==> job 150 <==
## minimax
module minimax(
   opt, move,
   grid, column_counts, player, sw, clk
);
export LEC_CHECK = 0
export ABC_AREA = 1
export CAP_MARGIN = 20
export CELL_PAD_IN_SITES_DETAIL_PLACEMENT = 1
export CELL_PAD_IN_SITES_GLOBAL_PLACEMENT = 3
export CORE_ASPECT_RATIO = 1.13
export CORE_MARGIN = 2
export CORE_UTILIZATION = 15
export CTS_CLUSTER_DIAMETER = 136
export GPL_TIMING_DRIVEN = 1
export PLACE_DENSITY_LB_ADDON = 0.14
export SETUP_SLACK_MARGIN = 0.12
export SLEW_MARGIN = 25
create_clock -name core_clock -period 9.33 [get_ports {clk}]
run.sh (not shown) runs the stock make flow with config.mk's settings and CLKGATE_MAP_FILE=.
==> job 8289 (differences from job 150) <==
==> flow/config.mk (replaced) <==
export PLATFORM = sky130hd
export DESIGN_NAME = minimax
export DESIGN_NICKNAME = minimax
export VERILOG_FILES = /design/flow/design.v
export SDC_FILE = /design/flow/constraint.sdc
export NUM_CORES = 4
export LEC_CHECK = 0
export CAP_MARGIN = 20
export CORE_MARGIN = 2
export CORE_UTILIZATION = 58
export CTS_CLUSTER_SIZE = 62
export SLEW_MARGIN = 20
==> flow/constraint.sdc (replaced) <==
create_clock -name core_clock -period 8.56 [get_ports {clk}]
set_input_delay 1.7120 -clock core_clock [delete_from_list [all_inputs] [get_ports {clk}]]
set_output_delay 1.7120 -clock core_clock [all_outputs]
set_load 0.01 [all_outputs]
==> job 6570 (differences from job 150) <==
==> flow/config.mk (replaced) <==
export PLATFORM = sky130hd
export DESIGN_NAME = minimax
export DESIGN_NICKNAME = minimax
export VERILOG_FILES = /design/flow/design.v
export SDC_FILE = /design/flow/constraint.sdc
export NUM_CORES = 4
export LEC_CHECK = 0
export ABC_AREA = 0
export CAP_MARGIN = 20
export CELL_PAD_IN_SITES_DETAIL_PLACEMENT = 0
export CELL_PAD_IN_SITES_GLOBAL_PLACEMENT = 0
export CORE_ASPECT_RATIO = 1.13
export CORE_MARGIN = 2
export CORE_UTILIZATION = 58
export CTS_CLUSTER_DIAMETER = 136
export GPL_TIMING_DRIVEN = 1
export HOLD_SLACK_MARGIN = -0.09
export SLEW_MARGIN = 25
export TNS_END_PERCENT = 5
==> job 7191 (differences from job 150) <==
==> flow/config.mk (replaced) <==
export PLATFORM = sky130hd
export DESIGN_NAME = minimax
export DESIGN_NICKNAME = minimax
export VERILOG_FILES = /design/flow/design.v
export SDC_FILE = /design/flow/constraint.sdc
export NUM_CORES = 4
export LEC_CHECK = 0
export ABC_AREA = 0
export CAP_MARGIN = 20
export CELL_PAD_IN_SITES_DETAIL_PLACEMENT = 0
export CELL_PAD_IN_SITES_GLOBAL_PLACEMENT = 0
export CORE_ASPECT_RATIO = 1.13
export CORE_MARGIN = 2
export CORE_UTILIZATION = 58
export CTS_CLUSTER_DIAMETER = 136
export GPL_TIMING_DRIVEN = 1
export HOLD_SLACK_MARGIN = -0.09
export MAX_ROUTING_LAYER = met4
export SETUP_SLACK_MARGIN = 1.68
export SLEW_MARGIN = 25
export TNS_END_PERCENT = 5
==> flow/constraint.sdc (replaced) <==
create_clock -name core_clock -period 6.03 [get_ports {clk}]
set_input_delay 1.2060 -clock core_clock [delete_from_list [all_inputs] [get_ports {clk}]]
set_output_delay 1.2060 -clock core_clock [all_outputs]
set_load 0.01 [all_outputs]
==> comparison <==
- Job 150 finished but fails on setup timing. Job 6570 finished but fails on setup timing. Job 7191 completed, yet does not pass: capacitance limit, slew limit, setup timing. Job 8289 ended with an error in global routing (5_1_grt).
- Cell count: job 150 > job 7191 > job 6570.
- The highest routed wire length belongs to job 150, the lowest to job 6570.
- In job 150 the register-to-register slack is better than in job 7191, by 5.2 ns.
- Clock power: job 7191 > job 150 > job 6570.
- Worst hold slack: job 7191 is higher than job 6570 (0.017 ns).
- Synthesized cell count is the same in job 6570 and job 7191.
- Power: job 7191 > job 150 > job 6570.
- Fmax: job 150 > job 6570 > job 7191.
- The highest worst setup slack belongs to job 150, the lowest to job 7191.
- Core utilization: job 6570 is lower than job 7191 (5.5 points).
==> figures <==
                                                                   job 8289                  job 6570                   job 150                                     job 7191
Storage cell area                                                         -                6260 sq um                6260 sq um                                   6260 sq um
Top class by area                                                         -       combinational gates       combinational gates                          combinational gates
Die width                                                            230 um                    216 um                    412 um                                       216 um
Post-CTS setup repair buffer count                                       95                        31                       101                                           60
Crit-path max cell delay                                                  -                   0.64 ns                   0.53 ns                                      0.69 ns
Worst ir drop on vdd                                                      -                0.000405 V                0.000421 V                                   0.000397 V
Minimum setup slack after placement                                -2.30 ns                  -1.50 ns                  -1.47 ns                                     -4.72 ns
Biggest consumer                                                          -       combinational cells       combinational cells                          combinational cells
Mux contribution to synthesized area                                  15.3%                     15.3%                    0.607%                                        15.3%
Number of distinct library cells after synthesis                        114                       114                        73                                          114
Clk pwr                                                                   -                0.000967 W                 0.00111 W                                    0.00138 W
Core outline area                                              50,200 sq um              50,100 sq um             187,000 sq um                                 50,100 sq um
Die outline height                                                   230 um                    244 um                    465 um                                       244 um
Complex-gate fraction of the synthesized area                         24.5%                     24.5%                     20.7%                                        24.5%
Via count                                                                 -                    34,986                    35,082                                       39,728
Slew margin rel.                                                          -                     21.8%                     31.5%                                       -36.3%
Status                                            aborted with a tool error  finished with violations  finished with violations                     finished with violations
Stage where the flow stopped                       global routing (5_1_grt)                         -                         -                                            -
Layout check failures                                                     -              setup timing              setup timing  capacitance limit, slew limit, setup timing
Mapped Cells                                                          3,570                     3,570                     4,619                                        3,570
Layout inverter count without the clock tree                              -                       155                       630                                          155
Xor-xnor portion of the synthesized cell area                         5.35%                     5.35%                     3.59%                                        5.35%
Bufs and invs on worst path                                               -                         9                        16                                           15
Count of multi-input combinational gates                                  -                     2,971                     3,599                                        2,969

* * *

==> v8: inputs <==
minimax again, from the RTL that the note above started with.
// minimax
module minimax(
   opt, move,
   grid, column_counts, player, sw, clk
);
make LEC_CHECK=0 CAP_MARGIN=20 CELL_PAD_IN_SITES_GLOBAL_PLACEMENT=1 CORE_MARGIN=2 CORE_UTILIZATION=65 GPL_ROUTABILITY_DRIVEN=0 MIN_ROUTING_LAYER=met2 SETUP_SLACK_MARGIN=-0.04 SLEW_MARGIN=30 finish   # period 9.95 ns
==> v7 (differences from v8) <==
- ABC_AREA: default -> 1
- CELL_PAD_IN_SITES_GLOBAL_PLACEMENT: 1 -> default
- CORE_UTILIZATION: 65 -> 59
- CTS_CLUSTER_DIAMETER: default -> 293
- CTS_CLUSTER_SIZE: default -> 97
- GPL_ROUTABILITY_DRIVEN: 0 -> default
- MIN_ROUTING_LAYER: met2 -> default
- PLACE_DENSITY: default -> 0.38
- SETUP_SLACK_MARGIN: -0.04 -> default
- SLEW_MARGIN: 30 -> 20
- TNS_END_PERCENT: default -> 35
==> flow/constraint.sdc (replaced) <==
create_clock -name core_clock -period 5.96 [get_ports {clk}]
set_input_delay 1.1920 -clock core_clock [delete_from_list [all_inputs] [get_ports {clk}]]
set_output_delay 1.1920 -clock core_clock [all_outputs]
set_load 0.01 [all_outputs]
==> summary of the runs <==
v7 aborted during 5_1_grt. v8 aborted during 3_1_place_gp_skip_io (GPL-0301). Against v7, the die size of v8 is smaller by 5.1%. In v8 the synthesized cell count is lower than in v7, by about 23%. Of v7 and v8, v8 has the higher area after synthesis (gap about 4.3%, measured against v8).

* * *

==> inputs of 11-01 <==
Starting RTL as in the previous note.
Settings: LEC_CHECK=0, ABC_AREA=0, CAP_MARGIN=20, CELL_PAD_IN_SITES_DETAIL_PLACEMENT=0, CELL_PAD_IN_SITES_GLOBAL_PLACEMENT=0, CORE_ASPECT_RATIO=1.13, CORE_MARGIN=2, CORE_UTILIZATION=58, CTS_CLUSTER_DIAMETER=136, GPL_TIMING_DRIVEN=1, SETUP_SLACK_MARGIN=-0.59, SLEW_MARGIN=25, TNS_END_PERCENT=5; clock period 9.33 ns.
==> 08-08 (differences from 11-01) <==
CTS_CLUSTER_DIAMETER = 51   (was 136)
CTS_CLUSTER_SIZE = 51   (was not set)
HOLD_SLACK_MARGIN = 0.28   (was not set)
PLACE_DENSITY_LB_ADDON = 0.03   (was not set)
SETUP_SLACK_MARGIN = not set   (was -0.59)
TNS_END_PERCENT = not set   (was 5)
==> flow/constraint.sdc (replaced) <==
create_clock -name core_clock -period 7.94 [get_ports {clk}]
set_input_delay 1.5880 -clock core_clock [delete_from_list [all_inputs] [get_ports {clk}]]
set_output_delay 1.5880 -clock core_clock [all_outputs]
set_load 0.01 [all_outputs]
==> 06-21 (differences from 11-01) <==
ABC_AREA = not set   (was 0)
CELL_PAD_IN_SITES_DETAIL_PLACEMENT = not set   (was 0)
CELL_PAD_IN_SITES_GLOBAL_PLACEMENT = not set   (was 0)
CORE_ASPECT_RATIO = not set   (was 1.13)
CORE_UTILIZATION = 40   (was 58)
CTS_CLUSTER_DIAMETER = not set   (was 136)
GPL_TIMING_DRIVEN = not set   (was 1)
SETUP_SLACK_MARGIN = not set   (was -0.59)
SLEW_MARGIN = 20   (was 25)
TNS_END_PERCENT = not set   (was 5)
==> flow/constraint.sdc (replaced) <==
create_clock -name core_clock -period 14.1 [get_ports {clk}]
set_input_delay 2.8200 -clock core_clock [delete_from_list [all_inputs] [get_ports {clk}]]
set_output_delay 2.8200 -clock core_clock [all_outputs]
set_load 0.01 [all_outputs]
==> flow_summary.yaml <==
# generated from flow reports
status:
  status: "timing/DRC/antenna clean"
worst_setup_path:
  path_class: "reg -> reg"
  r2r_slack_ps: 790
  cp.required_ps: 14550
sta:
  finalSetupTns_ps: 0
pwr:
  pwr-share-clk: 0.175
# the run above: 06-21

==> flow_summary.yaml <==
# flow metrics
synth:
  ys_cells: 3570
status:
  status: "aborted with a tool error"
  haltStage: "global routing"
  firstError: "[ERROR GRT-0232] Routing congestion too high. Check the congestion heatmap in the GUI."
floorplanning:
  initial_core_util: 0.590
clocking:
  numClockSinks: 219
# the run above: 08-08

==> flow_summary.yaml <==
# generated from flow reports
status:
  status: "failed layout checks"
  failed_layout_checks: "setup timing"
sta:
  setup_viol: 127
  worst_slack_ps: -1510
# the run above: 11-01

Power figures rest on the tool's default switching activity, not on a simulated workload.
